## LASER
module LASER (
input CLK,
input RST,
input [3:0] X,
input [3:0] Y,
output reg [3:0] C1X,
output reg [3:0] C1Y,
output reg [3:0] C2X,
output reg [3:0] C2Y,
output reg DONE);
parameter LFSR_WIDTH = 10;
parameter [LFSR_WIDTH-1:0] threshold = 10'd150;
reg [LFSR_WIDTH-1:0] q;  
wire feedback;  
assign feedback = q[9] ^ q[6];
always @(posedge CLK) begin
    if (RST)
        q <= 10'h1;  
    else
        q <= {q[LFSR_WIDTH-2:0], feedback};  
end
wire [3:0] step;
assign step = (q[5])? 4'b0001: 4'b0010;   
reg [1:0] current_state;
reg [1:0] next_state;
parameter  INIT = 0;
parameter READ = 1;
parameter WALK = 2;
parameter OUTPUT = 3;
reg [5:0] cover_prev;  
reg [5:0] cover_current;  
reg [5:0] cover_max;  
reg [5:0] cnt;  
reg [3:0] corX [39:0];  
reg [3:0] corY [39:0];
reg [3:0] x1, y1, x2, y2;  
reg [3:0] tmpX1, tmpY1, tmpX2, tmpY2; 
reg [3:0] dx1, dy1, dx2, dy2;
reg [19:0] round;  
parameter MAX_ROUND = 20'd2000;
parameter [5:0] LAST = 6'd41;  
always @(posedge CLK) begin
  if (current_state == INIT) begin
    corX[cnt] <= X;
    corY[cnt] <= Y;
  end
  if (current_state == READ || next_state == READ) begin
    corX[cnt] <= X;
    corY[cnt] <= Y;
  end
end
always @(*) begin
  if (cnt == 6'd0 || cnt == LAST || next_state == READ || RST) begin
    dx1 = 4'd0; dy1 = 4'd0;
    dx2 = 4'd0; dy2 = 4'd0;
  end
  else if (next_state == WALK) begin
    dx1 = (tmpX1 > corX[cnt-6'd1])? tmpX1 - corX[cnt-6'd1] : corX[cnt-6'd1] - tmpX1;
    dy1 = (tmpY1 > corY[cnt-6'd1])? tmpY1 - corY[cnt-6'd1] : corY[cnt-6'd1] - tmpY1;
    dx2 = (tmpX2 > corX[cnt-6'd1])? tmpX2 - corX[cnt-6'd1] : corX[cnt-6'd1] - tmpX2;
    dy2 = (tmpY2 > corY[cnt-6'd1])? tmpY2 - corY[cnt-6'd1] : corY[cnt-6'd1] - tmpY2;
  end
  else begin
    dx1 = 4'd0; dy1 = 4'd0;
    dx2 = 4'd0; dy2 = 4'd0;
  end
end
always @(posedge CLK) begin
  if (RST)
    current_state <= INIT;
  else
    current_state <= next_state;
end
always @(*) begin
  case (current_state)
    INIT:
      next_state = (RST)? INIT: READ;
    READ:
      next_state = (cnt == 6'd39)? WALK: READ;
    WALK:  
      next_state = (round == MAX_ROUND)? OUTPUT: WALK;
    OUTPUT:
      next_state = INIT;
    default:
      next_state = INIT;
  endcase
end
always @(posedge CLK) begin
  if (RST)
    round <= 0;
  else if (current_state == OUTPUT)
    round <= 0;
  else if (current_state == WALK) begin
    if (cnt == LAST)
      round <= round + 1;
  end
  ...
make LEC_CHECK=0 CAP_MARGIN=20 CELL_PAD_IN_SITES_DETAIL_PLACEMENT=2 CELL_PAD_IN_SITES_GLOBAL_PLACEMENT=1 CORE_MARGIN=9 CORE_UTILIZATION=40 GPL_ROUTABILITY_DRIVEN=0 GPL_TIMING_DRIVEN=0 MIN_ROUTING_LAYER=met2 PLACE_DENSITY=0.41 SLEW_MARGIN=20 finish   # period 8.87 ns
run.sh (not shown) runs the stock make flow with config.mk's settings and CLKGATE_MAP_FILE=.
Edit:
Settings changed: ABC_AREA from default to 0, CELL_PAD_IN_SITES_DETAIL_PLACEMENT 2 to default, CELL_PAD_IN_SITES_GLOBAL_PLACEMENT 1 to default, CORE_MARGIN 9 to 2, CORE_UTILIZATION 40 to 71, CTS_CLUSTER_SIZE from default to 98, GPL_ROUTABILITY_DRIVEN 0 to default, MIN_ROUTING_LAYER met2 to default, PLACE_DENSITY 0.41 to default, SETUP_SLACK_MARGIN from default to 0.8.
Clock period 8.87 ns to 6.0 ns, I/O delays scaled along.
What happened:
- Now the flow ran to the end with violations: negative setup slack
- non-clock buffer count is higher by 14
- hold slack barely changes
- wire length is lower by 8.8%
Edit:
Settings changed: ABC_AREA 0 to default, CORE_UTILIZATION 71 to 62, GPL_TIMING_DRIVEN 0 to default, SETUP_SLACK_MARGIN 0.8 to default.
Clock period 6.0 ns to 7.48 ns, I/O delays scaled along.
Now the flow went through all stages and came out clean.
Synthesized area does not change.
Core utilization drops by 12 points.
Non-clock buffer count is lower by 66.
Worst setup slack improves by 1.1 ns.
Synthesized cell count does not change.
First-iteration DRC count shrinks by well over a third.
Edit:
Settings changed: ABC_AREA from default to 1, CORE_UTILIZATION 62 to 70, CTS_CLUSTER_SIZE 98 to default.
Clock period 7.48 ns to 4.74 ns, I/O delays scaled along.
The changed run finished with negative setup slack left.
Hold slack gets worse by 0.033 ns.
Core utilization increases by 16 points.
Wire length climbs by a quarter to a third.
Worst setup slack loses 0.96 ns.
Via count came out higher by well over a third.
Sequential cell count does not change.
Final area goes up by roughly a tenth.
Count of clock-buffer cells in the layout grows by 6.
Sequential power rose by well over a third.

========
v9:
The RTL this note starts from:
==> flow/design.v <==
module LASER (
input CLK,
input RST,
input [3:0] X,
input [3:0] Y,
output reg [3:0] C1X,
output reg [3:0] C1Y,
output reg [3:0] C2X,
output reg [3:0] C2Y,
output reg DONE);
parameter LFSR_WIDTH = 10;
parameter [LFSR_WIDTH-1:0] threshold = 10'd150;
reg [LFSR_WIDTH-1:0] q;  
wire feedback;  
assign feedback = q[9] ^ q[6];
always @(posedge CLK) begin
    if (RST)
        q <= 10'h1;  
    else
        q <= {q[LFSR_WIDTH-2:0], feedback};  
end
wire [3:0] step;
assign step = (q[5])? 4'b0001: 4'b0010;   
reg [1:0] current_state;
reg [1:0] next_state;
parameter  INIT = 0;
parameter READ = 1;
parameter WALK = 2;
parameter OUTPUT = 3;
reg [5:0] cover_prev;  
reg [5:0] cover_current;  
reg [5:0] cover_max;  
reg [5:0] cnt;  
reg [3:0] corX [39:0];  
reg [3:0] corY [39:0];
reg [3:0] x1, y1, x2, y2;  
reg [3:0] tmpX1, tmpY1, tmpX2, tmpY2; 
reg [3:0] dx1, dy1, dx2, dy2;
reg [19:0] round;  
parameter MAX_ROUND = 20'd2000;
parameter [5:0] LAST = 6'd41;  
always @(posedge CLK) begin
  if (current_state == INIT) begin
    corX[cnt] <= X;
    corY[cnt] <= Y;
  end
  if (current_state == READ || next_state == READ) begin
    corX[cnt] <= X;
    corY[cnt] <= Y;
  end
end
always @(*) begin
  if (cnt == 6'd0 || cnt == LAST || next_state == READ || RST) begin
    dx1 = 4'd0; dy1 = 4'd0;
    dx2 = 4'd0; dy2 = 4'd0;
  end
  else if (next_state == WALK) begin
    dx1 = (tmpX1 > corX[cnt-6'd1])? tmpX1 - corX[cnt-6'd1] : corX[cnt-6'd1] - tmpX1;
    dy1 = (tmpY1 > corY[cnt-6'd1])? tmpY1 - corY[cnt-6'd1] : corY[cnt-6'd1] - tmpY1;
    dx2 = (tmpX2 > corX[cnt-6'd1])? tmpX2 - corX[cnt-6'd1] : corX[cnt-6'd1] - tmpX2;
    dy2 = (tmpY2 > corY[cnt-6'd1])? tmpY2 - corY[cnt-6'd1] : corY[cnt-6'd1] - tmpY2;
  end
  else begin
    dx1 = 4'd0; dy1 = 4'd0;
    dx2 = 4'd0; dy2 = 4'd0;
  end
end
always @(posedge CLK) begin
  if (RST)
    current_state <= INIT;
  else
    current_state <= next_state;
end
always @(*) begin
  case (current_state)
    INIT:
      next_state = (RST)? INIT: READ;
    READ:
      next_state = (cnt == 6'd39)? WALK: READ;
    WALK:  
      next_state = (round == MAX_ROUND)? OUTPUT: WALK;
    OUTPUT:
      next_state = INIT;
    default:
      next_state = INIT;
  endcase
end
always @(posedge CLK) begin
  if (RST)
    round <= 0;
  else if (current_state == OUTPUT)
    round <= 0;
  else if (current_state == WALK) begin
    if (cnt == LAST)
      round <= round + 1;
  end
end
always @(posedge CLK) begin
  if (RST) begin
    tmpX2 <= 4'd7; 
  end
  else if (current_state == OUTPUT) begin
    tmpX2 <= 4'd7;
  end
  else if (current_state == WALK && cnt == 6'd0) begin  
    if (q[5]) tmpX2 <= (x2+step < 16)? x2+step : 15; 
    else      tmpX2 <= (x2 > step) ? x2-step : 0;  
  end
end
always @(posedge CLK) begin
  if (RST) begin
    tmpY2 <= 4'd7;
  end
  else if (current_state == OUTPUT) begin
    tmpY2 <= 4'd7;
  end
  else if (current_state == WALK && cnt == 6'd0) begin  
    if (q[9]) tmpY2 <= (y2+step < 16)? y2+step : 15;
    else      tmpY2 <= (y2 > step)? y2-step : 0;  
  end
end
always @(posedge CLK) begin
  if (RST) begin
    tmpX1 <= 4'd7;
  end
  else if (current_state == OUTPUT) begin
    tmpX1 <= 4'd7;
  end
  else if (current_state == WALK && cnt == 6'd0) begin  
    if (q[0]) tmpX1 <= (x1+step < 16)? x1+step : 15;  
    else      tmpX1 <= (x1 > step)? x1-step : 0; 
  end
end
always @(posedge CLK) begin
  if (RST) begin
    tmpY1 <= 4'd7;
  end
  else if (current_state == OUTPUT) begin
    tmpY1 <= 4'd7;
  end
  else if (current_state == WALK && cnt == 6'd0) begin  
    if (q[3]) tmpY1 <= (y1+step < 16)? y1+step : 15; 
    else      tmpY1 <= (y1 > step)? y1-step : 0;  
  end
end
always @(posedge CLK) begin
  if (RST) begin
    x1 <= 4'd0; y1 <= 4'd0;
    x2 <= 4'd8; y2 <= 4'd8;
  end
  else if (current_state == OUTPUT) begin
    x1 <= 4'd0; y1 <= 4'd0;
    x2 <= 4'd8; y2 <= 4'd8;
  end
  else if (current_state == WALK) begin
    if (cnt == LAST) begin
      if(cover_current > cover_prev) begin
        x1 <= tmpX1; y1 <= tmpY1;
        x2 <= tmpX2; y2 <= tmpY2;
      end
      else begin  
        if (q < threshold) begin  
          x1 <= tmpX1; y1 <= tmpY1;
          x2 <= tmpX2; y2 <= tmpY2;
        end
      end
    end
  end
end
always @(posedge CLK) begin
  if (RST)
    cover_prev <= 6'd0;
  else if (current_state == OUTPUT)
    cover_prev <= 6'd0;
  else if (current_state == WALK) begin
    if(cnt == LAST) begin  
      if(cover_current > cover_prev)
        cover_prev <= cover_current;
      else begin  
        if (q < threshold)   
          cover_prev <= cover_current;
      end
    end
  end
end
always @(posedge CLK) begin
  if(RST)
    cover_current <= 6'd0;
  else if(next_state == OUTPUT)   
    cover_current <= 6'd0;
  else if(current_state == WALK) begin
    if(cnt > 0) begin
      if (cnt == LAST)
        cover_current <= 6'd0;
      else begin
        cover_current <= cover_current +
        ((dx1 + dy1 <= 4) || (dx1 == 3 && dy1 == 2) || (dx1 == 2 && dy1 == 3) ||
         (dx2 + dy2 <= 4) || (dx2 == 3 && dy2 == 2) || (dx2 == 2 && dy2 == 3));        
      end
    end
    else 
      cover_current <= 6'd0;
  end
  else
    cover_current <= 6'd0;
end
always @(posedge CLK) begin
  if(RST)
    cover_max <= 6'd0;
  else if(current_state == WALK) begin
    if(cnt == LAST) begin  
      if(cover_current > cover_max)
        cover_max <= cover_current;
    end
  end
  else if(current_state == OUTPUT)
    cover_max <= 0;
  else
    cover_max <= 0;
end
always @(posedge CLK) begin
  if (RST)
    cnt <= 0;
  else if (current_state == OUTPUT || next_state == OUTPUT)
    cnt <= 0;
  else if (next_state == READ)  
    cnt <= cnt + 1;
  else if (current_state == WALK) begin
      cnt <= (cnt == LAST)? 0: cnt+1;
  end
  else
    cnt <= 0;
end
always @(posedge CLK) begin
  if (RST) begin
    C1X <= 4'd7; C1Y <= 4'd7;
    C2X <= 4'd7; C2Y <= 4'd7;
  end
  else if (current_state == WALK) begin
    if(cnt == LAST) begin
      if(cover_current > cover_max) begin
        C1X <= tmpX1; C1Y <= tmpY1;
        C2X <= tmpX2; C2Y <= tmpY2;
      end
    end
  end
end
always @(posedge CLK) begin
  if(RST)
    DONE <= 1'b0;
  else if (next_state == OUTPUT)
    DONE <= 1'b1;
  else
    DONE <= 1'b0;
end
endmodule
Settings: LEC_CHECK=0, ABC_AREA=1, CAP_MARGIN=30, CELL_PAD_IN_SITES_DETAIL_PLACEMENT=2, CELL_PAD_IN_SITES_GLOBAL_PLACEMENT=2, CORE_ASPECT_RATIO=1.37, CORE_MARGIN=2, CORE_UTILIZATION=49, GPL_ROUTABILITY_DRIVEN=0, MIN_ROUTING_LAYER=met2, PLACE_DENSITY=0.53, SETUP_SLACK_MARGIN=-0.76, SLEW_MARGIN=15; clock period 8.03 ns.
v9 went all the way through the flow, and no timing, DRC or antenna check failed.
#### Input delta (v14 over v9)
- MIN_ROUTING_LAYER changed from met2 to met1
- CORE_ASPECT_RATIO changed from 1.37 to 0.55
- CORE_MARGIN changed from 2 to 10
### Flow results
Area of the placeable core: higher on v9. Relative to v9, the clock group share of total power of v14 is lower by 2.9 points. v14 ends up with a register-to-register slack that is 280 ps lower than in v9. Sort v14 and v9 by share of the clock period used by the worst path, descending, and v14 comes first. Relative contribution of combinational cells to total power ends up lower on v9. The lower setup slack of v14 and v9 is in v14.
Input-level comparison between v29 and v14:
- a deleted CORE_ASPECT_RATIO that had been 0.55
- a deleted SETUP_SLACK_MARGIN that had been -0.76
- a deleted MIN_ROUTING_LAYER that had been met1
- a change of CORE_UTILIZATION from 49 to 68
- an added HOLD_SLACK_MARGIN of -0.09
- a deleted PLACE_DENSITY that had been 0.53
- a deleted CELL_PAD_IN_SITES_GLOBAL_PLACEMENT that had been 2
- a change of SLEW_MARGIN from 15 to 20
- a change of CAP_MARGIN from 30 to 0
- a deleted GPL_ROUTABILITY_DRIVEN that had been 0
- a change of CORE_MARGIN from 10 to 2
- a deleted CELL_PAD_IN_SITES_DETAIL_PLACEMENT that had been 2
- a deleted ABC_AREA that had been 1
- a change of the clock period (ns, I/O delays scaled along) from 8.03 to 4.0
### Flow results
v29 against v14: routed length on met2 decreased by 39% relative to the old numbers, count of clock-buffer cells in the layout lower. Going from v14 to v29, internal power summed over all cells climbed 120%; total power draw climbed about 100%. NOTE: sequential share of power in v29 exceeds that of v14. In the reports for v29 and v14, the smaller layout overhead on the synthesized area belongs to v14. The beginning of the critical path comes out cnt[0]$_SDFF_PP0_ in one run and cnt[1]$_SDFF_PP0_ in the other, namely in v29 and v14 respectively. Between v29 and v14, it is v29 whose wire length on met3 is lower, by about 60%. The final report for v29 shows a completed flow and a layout that fails verification, specifically setup timing. The lower floorplan-stage core utilization came out of v14. Against v14, v29 reports a power dissipated by switching net loads that is higher.
Here is what was changed in the inputs of v44 compared with v29.
- HOLD_SLACK_MARGIN removed (was -0.09)
- CORE_UTILIZATION changed from 68 to 40
- CAP_MARGIN changed from 0 to 20
- the clock period (ns, I/O delays scaled along) changed from 4.0 to 3.45
v29: flow complete, layout not clean; failing: setup timing. From the logs: v44 reached the end of the flow and failed the layout checks with setup timing. Higher instance area at placement was reported by v44, not v29. Taking v29 as the reference, in v44 non-clock buffer count grew by 25%; clock buffer count from CTS grew by 4.
No activity file was given, so power comes from the tool's default toggle rates.
